## dct_4x4_core
module dct_4x4_core (
    input          clk,
    input          reset,
    input          i_valid,
    output         i_ready,
    input  [255:0] i_data,
    output         o_valid,
    input          o_ready,
    output [255:0] o_data
);
    dct_4x4 #(
        .PERF_OPT_ROW(1),
        .PERF_OPT_COL(1)
    ) u_dct_4x4 (
        .clk    (clk),
        .reset  (reset),
        .i_valid(i_valid),
        .i_ready(i_ready),
        .i_data (i_data),
        .o_valid(o_valid),
        .o_ready(o_ready),
        .o_data (o_data)
    );
endmodule
==> flow/config.mk <==
export PLATFORM = sky130hd
export DESIGN_NAME = dct_4x4_core
export DESIGN_NICKNAME = dct_4x4_core
export VERILOG_FILES = /design/flow/design.v
export SDC_FILE = /design/flow/constraint.sdc
export NUM_CORES = 4
export LEC_CHECK = 0
export CAP_MARGIN = 20
export CORE_MARGIN = 2
export CORE_UTILIZATION = 72
export CTS_CLUSTER_DIAMETER = 252
export HOLD_SLACK_MARGIN = -0.08
export MAX_ROUTING_LAYER = met4
export SETUP_SLACK_MARGIN = 0.34
export SLEW_MARGIN = 20
==> flow/constraint.sdc <==
create_clock -name core_clock -period 4.04 [get_ports {clk}]
set_input_delay 0.8080 -clock core_clock [delete_from_list [all_inputs] [get_ports {clk}]]
set_output_delay 0.8080 -clock core_clock [all_outputs]
set_load 0.01 [all_outputs]
run.sh (not shown) runs the stock make flow with config.mk's settings and CLKGATE_MAP_FILE=.
The starting point completed and failed the layout checks on setup timing.
Rerun with:
CAP_MARGIN = 0   (was 20)
CORE_UTILIZATION = 70   (was 72)
CTS_CLUSTER_DIAMETER = 200   (was 252)
HOLD_SLACK_MARGIN = not set   (was -0.08)
clock period = 5.56 ns   (was 4.04 ns; I/O delays follow)
This time the run completed with no timing, DRC or antenna violations.
Routed wire length shrinks by 13%.
Clock-buffer cell count grows by 15.
Cell area shrinks by 5.5%.
Hold slack improves by 8.9 ps.
Worst setup slack improves by 1200 ps.
Global-route usage shrinks by 4.3 points.
Maximum frequency shrinks by 6.9%.
Rerun with:
CAP_MARGIN = 20   (was 0)
CORE_UTILIZATION = 66   (was 70)
CTS_CLUSTER_DIAMETER = not set   (was 200)
MAX_ROUTING_LAYER = not set   (was met4)
SETUP_SLACK_MARGIN = not set   (was 0.34)
clock period = 3.93 ns   (was 5.56 ns; I/O delays follow)
The new run completed and failed the layout checks on setup timing.
Wire length is higher by 4.3%.
Worst setup slack degrades by 1000 ps.
Synthesized area does not change.
Rerun with:
CORE_UTILIZATION = 40   (was 66)
PLACE_DENSITY = 0.6   (was not set)
clock period = 4.07 ns   (was 3.93 ns; I/O delays follow)
Outcome: The new run finished but fails on setup timing; wire length came out higher by about 1.9%; area after synthesis does not change; cell area stays flat; critical path depth went down by 2; global-route usage goes down by 15 points; final cell count is higher by 8.4%; utilization drops by 31 points; worst setup slack improved by 210 ps.

* * *

== harbor ==
Starting RTL as in the previous note.
## dct_4x4_core
module dct_4x4_core (
    input          clk,
    input          reset,
    input          i_valid,
    output         i_ready,
    input  [255:0] i_data,
    output         o_valid,
    input          o_ready,
    output [255:0] o_data
);
    dct_4x4 #(
        .PERF_OPT_ROW(1),
        .PERF_OPT_COL(1)
    ) u_dct_4x4 (
        .clk    (clk),
        .reset  (reset),
        .i_valid(i_valid),
        .i_ready(i_ready),
        .i_data (i_data),
        .o_valid(o_valid),
        .o_ready(o_ready),
        .o_data (o_data)
    );
endmodule
export LEC_CHECK = 0
export ABC_AREA = 1
export CAP_MARGIN = 20
export CELL_PAD_IN_SITES_DETAIL_PLACEMENT = 1
export CELL_PAD_IN_SITES_GLOBAL_PLACEMENT = 3
export CORE_MARGIN = 2
export CORE_UTILIZATION = 34
export CTS_CLUSTER_DIAMETER = 55
export CTS_CLUSTER_SIZE = 69
export HOLD_SLACK_MARGIN = 0.25
export MAX_ROUTING_LAYER = met4
export MIN_ROUTING_LAYER = met2
export PLACE_DENSITY_LB_ADDON = 0.28
export SETUP_SLACK_MARGIN = 0.34
export SLEW_MARGIN = 0
create_clock -name core_clock -period 4.0 [get_ports {clk}]
The final layout from harbor, which completed every stage, passed the timing, design-rule and antenna checks at the end of the flow.
Changes in fjord relative to harbor:
==> flow/config.mk <==
export PLATFORM = sky130hd
export DESIGN_NAME = dct_4x4_core
export DESIGN_NICKNAME = dct_4x4_core
export VERILOG_FILES = /design/flow/design.v
export SDC_FILE = /design/flow/constraint.sdc
export NUM_CORES = 4
export LEC_CHECK = 0
export CAP_MARGIN = 20
export CORE_MARGIN = 2
export CORE_UTILIZATION = 9
export PLACE_DENSITY = 0.6
export SLEW_MARGIN = 20
==> flow/constraint.sdc <==
create_clock -name core_clock -period 6.05 [get_ports {clk}]
set_input_delay 1.2100 -clock core_clock [delete_from_list [all_inputs] [get_ports {clk}]]
set_output_delay 1.2100 -clock core_clock [all_outputs]
set_load 0.01 [all_outputs]
[summary]
Compared with harbor, in fjord die extent in y now larger; critical path buffer and inverter count now smaller. Relative to harbor, the finished layout cell area of fjord is lower by about 4%. Re die area: harbor was lower than fjord. Compared with harbor, fjord shows clock-buffer cell count that has gone down by a few percent. Delta (fjord minus harbor): sequential cell count comparable, growth of design area from synthesis to finish saw an increase, layout multi-input combinational cell count decreased 12%. Looking at routed wire length, fjord sits about 2.7% lower than harbor does. Worst setup slack delta for fjord relative to harbor: 0.75 ns higher. Looking at average cell area after synthesis, fjord sits about 13% above harbor.

* * *

dct_4x4_core again, from the RTL that the note above started with.
clock: 4.0 ns
lec_check: 0
abc_area: 1
cap_margin: 20
core_margin: 2
core_utilization: 34
cts_cluster_diameter: 55
cts_cluster_size: 69
hold_slack_margin: 0.25
max_routing_layer: met4
place_density_lb_addon: 0.28
setup_slack_margin: 0.34
slew_margin: 0
Next try:
==> flow/config.mk (replaced) <==
export PLATFORM = sky130hd
export DESIGN_NAME = dct_4x4_core
export DESIGN_NICKNAME = dct_4x4_core
export VERILOG_FILES = /design/flow/design.v
export SDC_FILE = /design/flow/constraint.sdc
export NUM_CORES = 4
export LEC_CHECK = 0
export ABC_AREA = 1
export CAP_MARGIN = 20
export CORE_MARGIN = 2
export CORE_UTILIZATION = 71
export CTS_CLUSTER_DIAMETER = 220
export MAX_ROUTING_LAYER = met4
export PLACE_DENSITY_LB_ADDON = 0.05
export SLEW_MARGIN = 20
==> flow/constraint.sdc (replaced) <==
create_clock -name core_clock -period 3.17 [get_ports {clk}]
set_input_delay 0.6340 -clock core_clock [delete_from_list [all_inputs] [get_ports {clk}]]
set_output_delay 0.6340 -clock core_clock [all_outputs]
set_load 0.01 [all_outputs]
What happened: With this change the flow stopped in global routing, error GRT-0116; area after synthesis does not change; synthesized cell count does not change; die area fell by 52%.
Next try:
==> flow/config.mk (replaced) <==
export PLATFORM = sky130hd
export DESIGN_NAME = dct_4x4_core
export DESIGN_NICKNAME = dct_4x4_core
export VERILOG_FILES = /design/flow/design.v
export SDC_FILE = /design/flow/constraint.sdc
export NUM_CORES = 4
export LEC_CHECK = 0
export CAP_MARGIN = 20
export CORE_MARGIN = 2
export CORE_UTILIZATION = 66
export PLACE_DENSITY = 0.6
export SLEW_MARGIN = 20
==> flow/constraint.sdc (replaced) <==
create_clock -name core_clock -period 3.98 [get_ports {clk}]
set_input_delay 0.7960 -clock core_clock [delete_from_list [all_inputs] [get_ports {clk}]]
set_output_delay 0.7960 -clock core_clock [all_outputs]
set_load 0.01 [all_outputs]
The changed run finished but fails on setup timing.
Die size went up slightly.
Synthesized area went down by a few percent.
Synthesized cell count went down by about a fifth.
Next try:
--- a/flow/config.mk
+++ b/flow/config.mk
@@ -8,5 +8,5 @@
 export CAP_MARGIN = 20
 export CORE_MARGIN = 2
-export CORE_UTILIZATION = 66
+export CORE_UTILIZATION = 38
 export PLACE_DENSITY = 0.6
 export SLEW_MARGIN = 20
==> flow/constraint.sdc (replaced) <==
create_clock -name core_clock -period 4.74 [get_ports {clk}]
set_input_delay 0.9480 -clock core_clock [delete_from_list [all_inputs] [get_ports {clk}]]
set_output_delay 0.9480 -clock core_clock [all_outputs]
set_load 0.01 [all_outputs]
This time the run completed without violations.
Final area is lower by 2.0%.
Routed wire length is higher by 2.2%.
Hold slack gains 0.011 ns.
Register-to-register slack gains 0.34 ns.
Synthesized cell count stays the same.
Non-clock buffer count is lower by 277.
Setup slack gains 0.34 ns.
Synthesized area does not change.
Next try:
--- a/flow/config.mk
+++ b/flow/config.mk
@@ -8,5 +8,6 @@
 export CAP_MARGIN = 20
 export CORE_MARGIN = 2
-export CORE_UTILIZATION = 38
-export PLACE_DENSITY = 0.6
+export CORE_UTILIZATION = 72
+export CTS_CLUSTER_DIAMETER = 102
+export MAX_ROUTING_LAYER = met4
 export SLEW_MARGIN = 20
==> flow/constraint.sdc (replaced) <==
create_clock -name core_clock -period 3.93 [get_ports {clk}]
set_input_delay 0.7860 -clock core_clock [delete_from_list [all_inputs] [get_ports {clk}]]
set_output_delay 0.7860 -clock core_clock [all_outputs]
set_load 0.01 [all_outputs]
After rerunning: The changed run completed, yet does not pass: setup timing; area after synthesis is unchanged; via count goes up by 14%; cell count goes down by about 8%; fmax goes up by 4.4%; clock skew stays flat; setup slack got worse by 0.62 ns; routed wire length goes up by 7.1%; design area goes up by 2.6%.

* * *

## run A
Starting RTL as in the previous note.
make LEC_CHECK=0 CAP_MARGIN=20 CELL_PAD_IN_SITES_DETAIL_PLACEMENT=1 CORE_MARGIN=9 CORE_UTILIZATION=40 CTS_CLUSTER_SIZE=49 GPL_ROUTABILITY_DRIVEN=0 MIN_ROUTING_LAYER=met2 PLACE_DENSITY_LB_ADDON=0.02 SLEW_MARGIN=20 TNS_END_PERCENT=65 finish   # period 6.7 ns
Run A finished all stages; the layout is clean.
Edits applied to the flow inputs when going from run A to run B:
Settings: swapping 40 for 72 in CORE_UTILIZATION; putting CTS_CLUSTER_DIAMETER at 27 where nothing was set; clearing CELL_PAD_IN_SITES_DETAIL_PLACEMENT, which used to be 1; clearing CTS_CLUSTER_SIZE, which used to be 49; swapping 9 for 2 in CORE_MARGIN; clearing GPL_ROUTABILITY_DRIVEN, which used to be 0; clearing MIN_ROUTING_LAYER, which used to be met2; clearing TNS_END_PERCENT, which used to be 65; clearing PLACE_DENSITY_LB_ADDON, which used to be 0.02; putting SETUP_SLACK_MARGIN at 1.11 where nothing was set; putting PLACE_DENSITY at 0.6 where nothing was set; swapping 6.7 for 3.76 in the clock period (ns, I/O delays scaled along).
- | placement row count | higher: run A |
- In the summary table, run B is marked failed, with error GRT-0228 raised in global routing.
- For die extent in x, dividing the value from run A by the value from run B gives 1.4.
- Measured against each other, run A and run B differ in height of the die, the lower figure coming from run B.
- The area of the die number comes out higher for run A vs run B.
- Re synthesized cell count: no difference whatsoever between run A and run B.
> inputs changed (run B -> run C)
Settings: swapping 27 for 360 in CTS_CLUSTER_DIAMETER; clearing SETUP_SLACK_MARGIN, which used to be 1.11.
Results
In run C the implementation completed, yet the final layout does not meet the checks, the culprit being setup timing. Changes observed in run C relative to run B: placed wire-length estimate lower; number of enable flip-flop cells roughly the same; H-tree depth lower. From run C to run B, worst-case clock buffer depth did not move at all. Lower number of buffers inserted during clock tree synthesis goes to run C over run B. Run B -> run C: core utilization at floorplan delta 0, exact match. Diff run C..run B | synthesized cell count | unchanged.

* * *

before:
Starting RTL as in the previous note.
Settings: LEC_CHECK=0, CAP_MARGIN=20, CELL_PAD_IN_SITES_DETAIL_PLACEMENT=1, CORE_ASPECT_RATIO=1.39, CORE_MARGIN=9, CORE_UTILIZATION=71, CTS_CLUSTER_DIAMETER=78, CTS_CLUSTER_SIZE=49, GPL_ROUTABILITY_DRIVEN=0, GPL_TIMING_DRIVEN=0, HOLD_SLACK_MARGIN=0.15, MIN_ROUTING_LAYER=met1, PLACE_DENSITY_LB_ADDON=0.17, SETUP_SLACK_MARGIN=1.54, SLEW_MARGIN=20, TNS_END_PERCENT=65; clock period 6.7 ns.
The flow ended early for before: it failed with a tool error in 3_5_place_dp.
--- input diff before..after ---
- removing MIN_ROUTING_LAYER (formerly met1)
- removing CORE_ASPECT_RATIO (formerly 1.39)
- changing CORE_UTILIZATION from 71 to 40
- removing PLACE_DENSITY_LB_ADDON (formerly 0.17)
- setting PLACE_DENSITY to 0.6 for the first time
- changing CORE_MARGIN from 9 to 2
- removing HOLD_SLACK_MARGIN (formerly 0.15)
- removing GPL_ROUTABILITY_DRIVEN (formerly 0)
- removing GPL_TIMING_DRIVEN (formerly 0)
- removing CELL_PAD_IN_SITES_DETAIL_PLACEMENT (formerly 1)
- changing SETUP_SLACK_MARGIN from 1.54 to 0.72
- removing CTS_CLUSTER_SIZE (formerly 49)
- removing CTS_CLUSTER_DIAMETER (formerly 78)
- removing TNS_END_PERCENT (formerly 65)
- changing the clock period (ns, I/O delays scaled along) from 6.7 to 4.74
## What came out
after went all the way through synthesis, placement and routing and the layout is clean on timing, DRC and antenna. before never completed; the flow aborted with a tool error in 3_5_place_dp. after — placeable core region 78% higher, before as reference. Going from before to after, die span in y grew by a little under 10%. Looking at before and after, the area fraction in full adders, half adders and majority gates is a wash. Taking before over after, the horizontal extent of the die ratio works out to 0.67. Die size of after exceeds that of before by more than half. Going from before to after, core utilization before placement fell 31 points; area of the mapped netlist neither gained nor lost much; boundary pin count held.

* * *

## pepper
Starting RTL as in the previous note.
export LEC_CHECK = 0
export ABC_AREA = 1
export CAP_MARGIN = 20
export CORE_MARGIN = 2
export CORE_UTILIZATION = 71
export CTS_CLUSTER_DIAMETER = 103
export MAX_ROUTING_LAYER = met4
export PLACE_DENSITY_LB_ADDON = 0.05
export SLEW_MARGIN = 20
create_clock -name core_clock -period 3.77 [get_ports {clk}]
In pepper the implementation ran to completion but is not tape-out ready, as the final checks report setup timing.
What zinc does differently from pepper at the input level:
diff --git a/flow/config.mk b/flow/config.mk
--- a/flow/config.mk
+++ b/flow/config.mk
@@ -11,2 +11,2 @@
-export CORE_UTILIZATION = 71
-export CTS_CLUSTER_DIAMETER = 103
+export CORE_UTILIZATION = 70
+export CTS_CLUSTER_DIAMETER = 215
@@ -14 +14 @@
-export PLACE_DENSITY_LB_ADDON = 0.05
+export SETUP_SLACK_MARGIN = 0.34
==> flow/constraint.sdc <==
create_clock -name core_clock -period 4.92 [get_ports {clk}]
set_input_delay 0.9840 -clock core_clock [delete_from_list [all_inputs] [get_ports {clk}]]
set_output_delay 0.9840 -clock core_clock [all_outputs]
set_load 0.01 [all_outputs]
==> results <==
No stage failed in zinc, and the final checks on the layout all came back clean. Wire length after detailed routing: lower on zinc. zinc ends up with higher setup TNS than pepper does. zinc vs. pepper: total buffers and inverters traversed by the critical path moved down; placement-stage worst setup slack moved up; routing usage on met2 moved down. [compare] base=pepper new=zinc: fill cell instance count of the final layout has increased; worst hold slack went down.
The inputs of nickel differ from those of zinc as listed below.
diff --git a/flow/config.mk b/flow/config.mk
--- a/flow/config.mk
+++ b/flow/config.mk
@@ -8 +7,0 @@
-export ABC_AREA = 1
@@ -12 +11 @@
-export CTS_CLUSTER_DIAMETER = 215
+export CTS_CLUSTER_DIAMETER = 348
@@ -15,0 +15 @@
+export TNS_END_PERCENT = 5
==> comparison <==
Sort zinc and nickel by via count of the first global-routing pass asc -> top: nickel
Compared with zinc, nickel shows a instance count after placement with tap cells included that is 2008 lower.
The global router's overall resource usage reported for nickel is greater than that of zinc by 1.0 points.
